==> flow/design.v (excerpt) <==
module breakout(
    input  clk,
    input  rst,
    input  rota,
    input  rotb,
    input  de,
    output red,
    output green,
    output blue,
    output hsync,
    output vsync
    );
For scale: ~1,800 cells after synthesis, roughly 190 flip-flops, about 0.012 sq mm of cells after synthesis.
Settings: LEC_CHECK=0, ABC_AREA=1, CAP_MARGIN=0, CORE_ASPECT_RATIO=0.68, CORE_MARGIN=2, CORE_UTILIZATION=72, CTS_CLUSTER_DIAMETER=99, CTS_CLUSTER_SIZE=97, GPL_ROUTABILITY_DRIVEN=0, GPL_TIMING_DRIVEN=1, HOLD_SLACK_MARGIN=0.29, PLACE_DENSITY_LB_ADDON=0.11, SETUP_SLACK_MARGIN=2.18, SLEW_MARGIN=0; clock period 7.37 ns.
run.sh (not shown) runs the stock make flow with config.mk's settings and CLKGATE_MAP_FILE=.
The baseline completed with no timing, DRC or antenna violations.
Then changed:
--- a/flow/config.mk
+++ b/flow/config.mk
@@ -14,2 +14,2 @@
-export CTS_CLUSTER_SIZE = 97
-export GPL_ROUTABILITY_DRIVEN = 0
+export CTS_CLUSTER_SIZE = 92
+export GPL_ROUTABILITY_DRIVEN = 1
@@ -20 +20 @@
-export SLEW_MARGIN = 0
+export SLEW_MARGIN = 40
The new run passed the timing, design-rule and antenna checks.
Synthesized cell count is unchanged.
Worst setup slack gets better by 3.1 ps.
Cell area is higher slightly.
Via count is higher slightly.
Then changed:
==> flow/config.mk (replaced) <==
export PLATFORM = sky130hd
export DESIGN_NAME = breakout
export DESIGN_NICKNAME = breakout
export VERILOG_FILES = /design/flow/design.v
export SDC_FILE = /design/flow/constraint.sdc
export NUM_CORES = 4
export LEC_CHECK = 0
export ABC_AREA = 0
export CAP_MARGIN = 20
export CORE_MARGIN = 2
export CORE_UTILIZATION = 66
export CTS_CLUSTER_DIAMETER = 99
export GPL_ROUTABILITY_DRIVEN = 1
export GPL_TIMING_DRIVEN = 1
export SETUP_SLACK_MARGIN = 1.39
export SLEW_MARGIN = 25
=> Cell area goes down by about 11%. Routed wire length shrinks by about 20%. Global-route usage goes down by 6.3 points. Clock-buffer cell count climbs by 1. Utilization decreases by 6.9 points. Sequential power hardly moves. Synthesized area drops by about 11%. Synthesized cell count goes down by 28%. Clock power goes down by 4.8%. Total power went down by about 4.3%. Die area shrinks by about 3.3%.
Then changed:
--- a/flow/config.mk
+++ b/flow/config.mk
@@ -11 +11 @@
-export CORE_UTILIZATION = 66
+export CORE_UTILIZATION = 72
@@ -15 +15,2 @@
-export SETUP_SLACK_MARGIN = 1.39
+export PLACE_DENSITY_LB_ADDON = 0.0
+export SETUP_SLACK_MARGIN = 1.98
What happened: The new run finished clean; design area is higher by 1.5%; core utilization climbs by 7.8 points; total power climbs by 2.8%; routed wire length goes up by 3.8%; clock power rises by 6.1%.
Then changed:
--- a/flow/config.mk
+++ b/flow/config.mk
@@ -8 +8 @@
-export ABC_AREA = 0
+export ABC_AREA = 1
@@ -12,0 +13 @@
+export CTS_CLUSTER_SIZE = 16
@@ -15 +16 @@
-export PLACE_DENSITY_LB_ADDON = 0.0
+export PLACE_DENSITY_LB_ADDON = 0.19
Result: Core utilization goes down by 2.8 points; power goes up by 0.72%; worst setup slack gets better by 140 ps; final area goes up by 9.5%; synthesized cell count goes up by 39%; area after synthesis goes up by 13%; clock-buffer cell count stays the same; combinational power goes up by 28%; critical path depth goes up by 1.

* * *

Starting RTL as in the previous note.
==> flow/config.mk <==
export PLATFORM = sky130hd
export DESIGN_NAME = breakout
export DESIGN_NICKNAME = breakout
export VERILOG_FILES = /design/flow/design.v
export SDC_FILE = /design/flow/constraint.sdc
export NUM_CORES = 4
export LEC_CHECK = 0
export ABC_AREA = 1
export CAP_MARGIN = 20
export CORE_MARGIN = 2
export CORE_UTILIZATION = 72
export CTS_CLUSTER_SIZE = 10
export SETUP_SLACK_MARGIN = 1.64
export SLEW_MARGIN = 20
export TNS_END_PERCENT = 5
==> flow/constraint.sdc <==
create_clock -name core_clock -period 5.97 [get_ports {clk}]
set_input_delay 1.1940 -clock core_clock [delete_from_list [all_inputs] [get_ports {clk}]]
set_output_delay 1.1940 -clock core_clock [all_outputs]
set_load 0.01 [all_outputs]
==> next run, changes <==
- ABC_AREA: 1 -> not set
- CORE_UTILIZATION: 72 -> 68
- CTS_CLUSTER_SIZE: 10 -> not set
- SETUP_SLACK_MARGIN: 1.64 -> not set
- TNS_END_PERCENT: 5 -> not set
- clock period: 5.97 -> 12.7 ns (I/O delays scaled with it)
After rerunning: Sequential share of layout area rose by 3.4 points; clock-buffer cell count does not change; power went down by well over a third; area after synthesis is lower by roughly a tenth; clock skew increases by 0.0041 ns; sequential power went down by well over a third; setup slack gets better by 3.2 ns; utilization is lower by 3.9 points; via count is lower by about a fifth; flip-flop count stays the same; non-clock buffer count came out lower by 14.

* * *

## build 64
breakout again, from the RTL that the note above started with.
clock: 40.0 ns
lec_check: 0
cap_margin: 35
cell_pad_in_sites_detail_placement: 2
cell_pad_in_sites_global_placement: 3
core_aspect_ratio: 0.89
core_margin: 3
core_utilization: 18
min_routing_layer: met2
place_density_lb_addon: 0.09
slew_margin: 5
Every stage of the flow completed for build 64, and the final layout passed the timing, design-rule and antenna checks.
Relative to build 64, the following input files were edited for build 55:
- CTS_CLUSTER_SIZE: unset -> 48
- TNS_END_PERCENT: unset -> 40
- PLACE_DENSITY: unset -> 0.35
- CELL_PAD_IN_SITES_GLOBAL_PLACEMENT: 3 -> unset
- CELL_PAD_IN_SITES_DETAIL_PLACEMENT: 2 -> unset
- CAP_MARGIN: 35 -> 20
- CTS_CLUSTER_DIAMETER: unset -> 391
- CORE_UTILIZATION: 18 -> 56
- CORE_MARGIN: 3 -> 2
- SLEW_MARGIN: 5 -> 35
- SETUP_SLACK_MARGIN: unset -> 5.0
- CORE_ASPECT_RATIO: 0.89 -> 0.5
- PLACE_DENSITY_LB_ADDON: 0.09 -> unset
- MIN_ROUTING_LAYER: met2 -> unset
Notes after the runs:
Worst setup margin, build 55 and build 64, lower one = build 55. Going from build 64 to build 55, minimum clock period after layout grows by 0.090 ns. Relative to build 64, met3 layer usage reported by global route has gone down in build 55. Worst slew margin relative to its limit sits higher in build 55 than in build 64. In build 55 relative to build 64, total met3 wirelength after detailed routing had gone down by more than half. A master of the slowest instance on the critical path of sky130_fd_sc_hd__nor4b_1 is what build 55 shows, while sky130_fd_sc_hd__clkdlybuf4s50_1 belongs to build 64.
The inputs of build 79 differ from those of build 55 as listed below.
- CORE_MARGIN changed from 2 to 7
- SETUP_SLACK_MARGIN removed (was 5.0)
- CTS_CLUSTER_SIZE changed from 48 to 98
- CORE_ASPECT_RATIO changed from 0.5 to 1.99
Notes after the runs:
- Build 79 closes out successfully: all stages finished, all timing, DRC and antenna checks passed.
- Build 55 -> build 79: area taken by multi-input logic gates flat
- Stage delay of the slowest cell on the critical path ends up lower on build 79.
- Compared with build 55, build 79 shows a lower portion of the clock cycle consumed by the worst path in the final layout.
- Total global routing track utilization came out lower on build 79 than on build 55.
Edits applied to the flow inputs when going from build 79 to build 7:
- CORE_MARGIN now 2, was 7
- TNS_END_PERCENT no longer set, was 40
- PLACE_DENSITY no longer set, was 0.35
- CORE_ASPECT_RATIO no longer set, was 1.99
- CTS_CLUSTER_DIAMETER no longer set, was 391
- CORE_UTILIZATION now 72, was 56
- SLEW_MARGIN now 20, was 35
- CTS_CLUSTER_SIZE no longer set, was 98
- the clock period (ns, I/O delays scaled along) now 8.42, was 40.0
--- outcome ---
Diff build 79 -> build 7 | critical path depth | decrease of 2. Cell area: build 7 better than build 79. Delta(internal portion of total power, build 7 - build 79) > 0. Looking at worst hold slack across both flows, build 7 is the stronger of the two, with build 79 trailing.
Input-level comparison between build 30 and build 7:
- swapping 72 for 68 in CORE_UTILIZATION
- swapping 20 for 30 in CAP_MARGIN
- swapping 8.42 for 22.6 in the clock period (ns, I/O delays scaled along)
--- outcome ---
- Every run in the comparison, build 30 and build 7, completed the flow with a clean layout.
- Looking at overall fraction of global-route tracks in use, build 30 sits 1.3 points lower than build 7 does.
- Compare build 30 and build 7 | final cell count without fillers lower: build 7
- Final count of negative-setup-slack endpoints: build 7 vs build 30 identical
- Worst relative slew slack for build 30: 8.9 points up relative to build 7
- Die size on build 30 is up relative to build 7.
- Comparing build 7 against build 30, there is no change at all in synthesized cell count.
- Setup slack: build 30 more than build 7
- Comparing build 30 and build 7, wire length of the first global-routing pass is lower on build 7.
- From build 7 to build 30 the numbers moved as follows: total wire length has increased, worst hold slack did not really move, yosys stat cell total barely changed.
Inputs modified between build 30 and build 20:
- CAP_MARGIN: 30 -> 20
- CORE_UTILIZATION: 68 -> 40
- the clock period (ns, I/O delays scaled along): 22.6 -> 11.8
==> comparison <==
- Compared to build 30, the router laid down more metal wire for build 20.
- Utilization after layout ended up 30 points lower on build 20 than on build 30.
- Diff build 30 -> build 20 | non-clock buffer count | down by a little under 10%
- Comparing number of search-and-repair iterations in the first detailed-routing pass for build 20 and build 30, the smaller number came from build 30.
- When build 20 is set beside build 30, its transition time at the pin with the least slew margin turns out to be 0.043 ns larger.
- NOTE: clock network fraction of design power in build 20 exceeds that of build 30
- Taking build 20 over build 30, the die area ratio works out to 1.7.

* * *

Setup of v27:
breakout again, from the RTL that the note above started with.
make LEC_CHECK=0 ABC_AREA=0 CAP_MARGIN=20 CORE_MARGIN=7 CORE_UTILIZATION=57 CTS_CLUSTER_DIAMETER=187 CTS_CLUSTER_SIZE=83 GPL_ROUTABILITY_DRIVEN=1 GPL_TIMING_DRIVEN=1 PLACE_DENSITY=0.39 SETUP_SLACK_MARGIN=1.39 SLEW_MARGIN=25 TNS_END_PERCENT=35 finish   # period 18.1 ns
v27 completed; timing, DRC and antenna clean
[inputs] v54 vs v27
- PLACE_DENSITY now 0.64, was 0.39
- CTS_CLUSTER_SIZE no longer set, was 83
- CTS_CLUSTER_DIAMETER now 99, was 187
- CORE_UTILIZATION now 61, was 57
- CORE_MARGIN now 2, was 7
- TNS_END_PERCENT no longer set, was 35
- ABC_AREA now 1, was 0
- the clock period (ns, I/O delays scaled along) now 7.37, was 18.1
--- outcome ---
In v54, the share of the core filled with cells in the final layout came out 2.1 points above the value in v27.
Compare v54 and v27 | number of well-tap cells placed higher: v54
Worst setup slack before clock tree synthesis in v54 is 7.59 ns below v27.
v54 vs v27, instance count: v54 higher
diff inputs: v54 => v2
- removing GPL_ROUTABILITY_DRIVEN (formerly 1)
- changing SLEW_MARGIN from 25 to 20
- removing CTS_CLUSTER_DIAMETER (formerly 99)
- changing SETUP_SLACK_MARGIN from 1.39 to 2.08
- removing PLACE_DENSITY (formerly 0.64)
- setting CTS_CLUSTER_SIZE to 10 for the first time
- changing CORE_UTILIZATION from 61 to 72
- removing GPL_TIMING_DRIVEN (formerly 1)
==> results <==
v2 reached the end of the flow, and the finished layout is clean on the timing, design-rule and antenna checks. Compared v2 against v54; sequential share of layout area within noise. v54 → v2: clock network area share saw little to no change, switching power as a share of total power now sits at about the same level. Taking v54 as 1.0, v2 lands at 0.912 on met1 wire length. Against v54 as the reference, v2 delivers a higher number of iterations in the first detailed-routing pass. Between v54 and v2, the flow reports non-filler instance count after layout decreasing slightly. Of v54 and v2, the higher wire length belongs to v2. In the metrics for v54 and v2, the one carrying the higher post-route cell area is v2. As far as clock group share of total power is concerned, v54 and v2 perform about the same.
#### Input delta (v30 over v2)
- CORE_UTILIZATION: 72 -> 70
- SETUP_SLACK_MARGIN: 2.08 -> 1.95
- CTS_CLUSTER_SIZE: 10 -> 93
- PLACE_DENSITY_LB_ADDON: unset -> 0.15
[summary]
In the metrics for v30 and v2, the one carrying the lower fmax is v30. v30 reports a lower starting density of the core than v2 does. The non-clock buffer count of v30 falls short of that of v2 by 4. v30 against v2: post-placement worst setup slack now larger, flip-flop count about even, chip height rose 1.9 microns.
Inputs modified between v30 and v53:
- an added CTS_CLUSTER_DIAMETER of 202
- a change of PLACE_DENSITY_LB_ADDON from 0.15 to 0.01
- a deleted CTS_CLUSTER_SIZE that had been 93
- a change of CORE_UTILIZATION from 70 to 72
Notes after the runs:
In terms of combinational share of cell area, v30 and v53 differ only marginally.
Higher horizontal die dimension goes to v30 over v53.
Between v30 and v53, the flow reports fmax decreasing slightly.

* * *

== run A ==
Starting RTL as in the previous note.
Settings: LEC_CHECK=0, ABC_AREA=0, CAP_MARGIN=20, CORE_MARGIN=2, CORE_UTILIZATION=31, CTS_CLUSTER_DIAMETER=396, CTS_CLUSTER_SIZE=96, GPL_ROUTABILITY_DRIVEN=1, GPL_TIMING_DRIVEN=1, PLACE_DENSITY_LB_ADDON=0.06, SETUP_SLACK_MARGIN=1.39, SLEW_MARGIN=25; clock period 18.1 ns.
Run A ended with every stage complete and zero timing, DRC or antenna violations.
Changes in run B relative to run A:
# run A
export LEC_CHECK = 0
export ABC_AREA = 0
export CAP_MARGIN = 20
export CORE_MARGIN = 2
export CORE_UTILIZATION = 31
export CTS_CLUSTER_DIAMETER = 396
export CTS_CLUSTER_SIZE = 96
export GPL_ROUTABILITY_DRIVEN = 1
export GPL_TIMING_DRIVEN = 1
export PLACE_DENSITY_LB_ADDON = 0.06
export SETUP_SLACK_MARGIN = 1.39
export SLEW_MARGIN = 25
create_clock -name core_clock -period 18.1 [get_ports {clk}]
# run B
export LEC_CHECK = 0
export ABC_AREA = 0
export CAP_MARGIN = 20
export CORE_MARGIN = 2
export CORE_UTILIZATION = 71
export CTS_CLUSTER_DIAMETER = 256
export CTS_CLUSTER_SIZE = 72
export GPL_ROUTABILITY_DRIVEN = 1
export GPL_TIMING_DRIVEN = 1
export HOLD_SLACK_MARGIN = 0.3
export PLACE_DENSITY_LB_ADDON = 0.25
export SETUP_SLACK_MARGIN = 1.39
export SLEW_MARGIN = 25
create_clock -name core_clock -period 8.71 [get_ports {clk}]
## What came out
- The core region area number comes out higher for run A vs run B.
- In the reports for run A and run B, the smaller non-clock buffer count belongs to run B.
- Diff run A -> run B: register-to-register slack saw a decrease; number of clock buffers in the layout saw an increase; growth of design area from synthesis to finish saw a decrease; sequential group power saw an increase.
- From run A to run B the numbers moved as follows: final cell count down 282; setup slack dropped 7330 ps; core utilization has increased.
- Re clock-cell share of area: run B is 0.32 points up on run A.
diff inputs: run B => run C
# run B
export LEC_CHECK = 0
export ABC_AREA = 0
export CAP_MARGIN = 20
export CORE_MARGIN = 2
export CORE_UTILIZATION = 71
export CTS_CLUSTER_DIAMETER = 256
export CTS_CLUSTER_SIZE = 72
export GPL_ROUTABILITY_DRIVEN = 1
export GPL_TIMING_DRIVEN = 1
export HOLD_SLACK_MARGIN = 0.3
export PLACE_DENSITY_LB_ADDON = 0.25
export SETUP_SLACK_MARGIN = 1.39
export SLEW_MARGIN = 25
create_clock -name core_clock -period 8.71 [get_ports {clk}]
# run C
export LEC_CHECK = 0
export ABC_AREA = 0
export CAP_MARGIN = 20
export CORE_MARGIN = 2
export CORE_UTILIZATION = 31
export CTS_CLUSTER_DIAMETER = 400
export CTS_CLUSTER_SIZE = 93
export GPL_ROUTABILITY_DRIVEN = 1
export GPL_TIMING_DRIVEN = 1
export PLACE_DENSITY = 0.5
export SETUP_SLACK_MARGIN = 1.39
export SLEW_MARGIN = 25
export TNS_END_PERCENT = 15
create_clock -name core_clock -period 18.1 [get_ports {clk}]
--- outcome ---
In summary, run C completed successfully, with a layout that passed the timing, design-rule and antenna checks. Worst hold slack after final layout: higher on run B. Area added between synthesis and finish up 3.1 points in run C wrt run B. In run C the total non-filler cell area in the finished layout turned out 2.9% higher than in run B. Between run B and run C, the global-route usage is higher for run B. Taking run B as the reference, in run C combinational power moved down, sequential power now smaller. Compared to run B, run C has switching power 52% lower. The higher post-route total power came out of run B. Measured against each other, run B and run C differ in required time of the critical path, the lower figure coming from run B.
Setup changes, run C to run D
# run C
export LEC_CHECK = 0
export ABC_AREA = 0
export CAP_MARGIN = 20
export CORE_MARGIN = 2
export CORE_UTILIZATION = 31
export CTS_CLUSTER_DIAMETER = 400
export CTS_CLUSTER_SIZE = 93
export GPL_ROUTABILITY_DRIVEN = 1
export GPL_TIMING_DRIVEN = 1
export PLACE_DENSITY = 0.5
export SETUP_SLACK_MARGIN = 1.39
export SLEW_MARGIN = 25
export TNS_END_PERCENT = 15
create_clock -name core_clock -period 18.1 [get_ports {clk}]
# run D
export LEC_CHECK = 0
export ABC_AREA = 0
export CAP_MARGIN = 20
export CORE_MARGIN = 2
export CORE_UTILIZATION = 58
export CTS_CLUSTER_DIAMETER = 400
export CTS_CLUSTER_SIZE = 96
export GPL_ROUTABILITY_DRIVEN = 1
export GPL_TIMING_DRIVEN = 1
export PLACE_DENSITY = 0.5
export SETUP_SLACK_MARGIN = 1.39
export SLEW_MARGIN = 25
create_clock -name core_clock -period 18.1 [get_ports {clk}]
==> results <==
Going from run C to run D, the part of the total power dissipated in the clock network was found to have gone up by 2.3 points.
Cell area power density (run D vs. run C) increases by a few percent
Changes observed in run D relative to run C: total net switching power +12 uW, maximum frequency +0.0042 GHz, sum of routed wire length over all layers -5.3%, die outline height -26%, core utilization of the finished layout +30 points.
Run D has more setup slack than run C.
Run D ended with more met2 track utilization from global routing than run C.
Power is estimated from default activity; no workload was simulated.
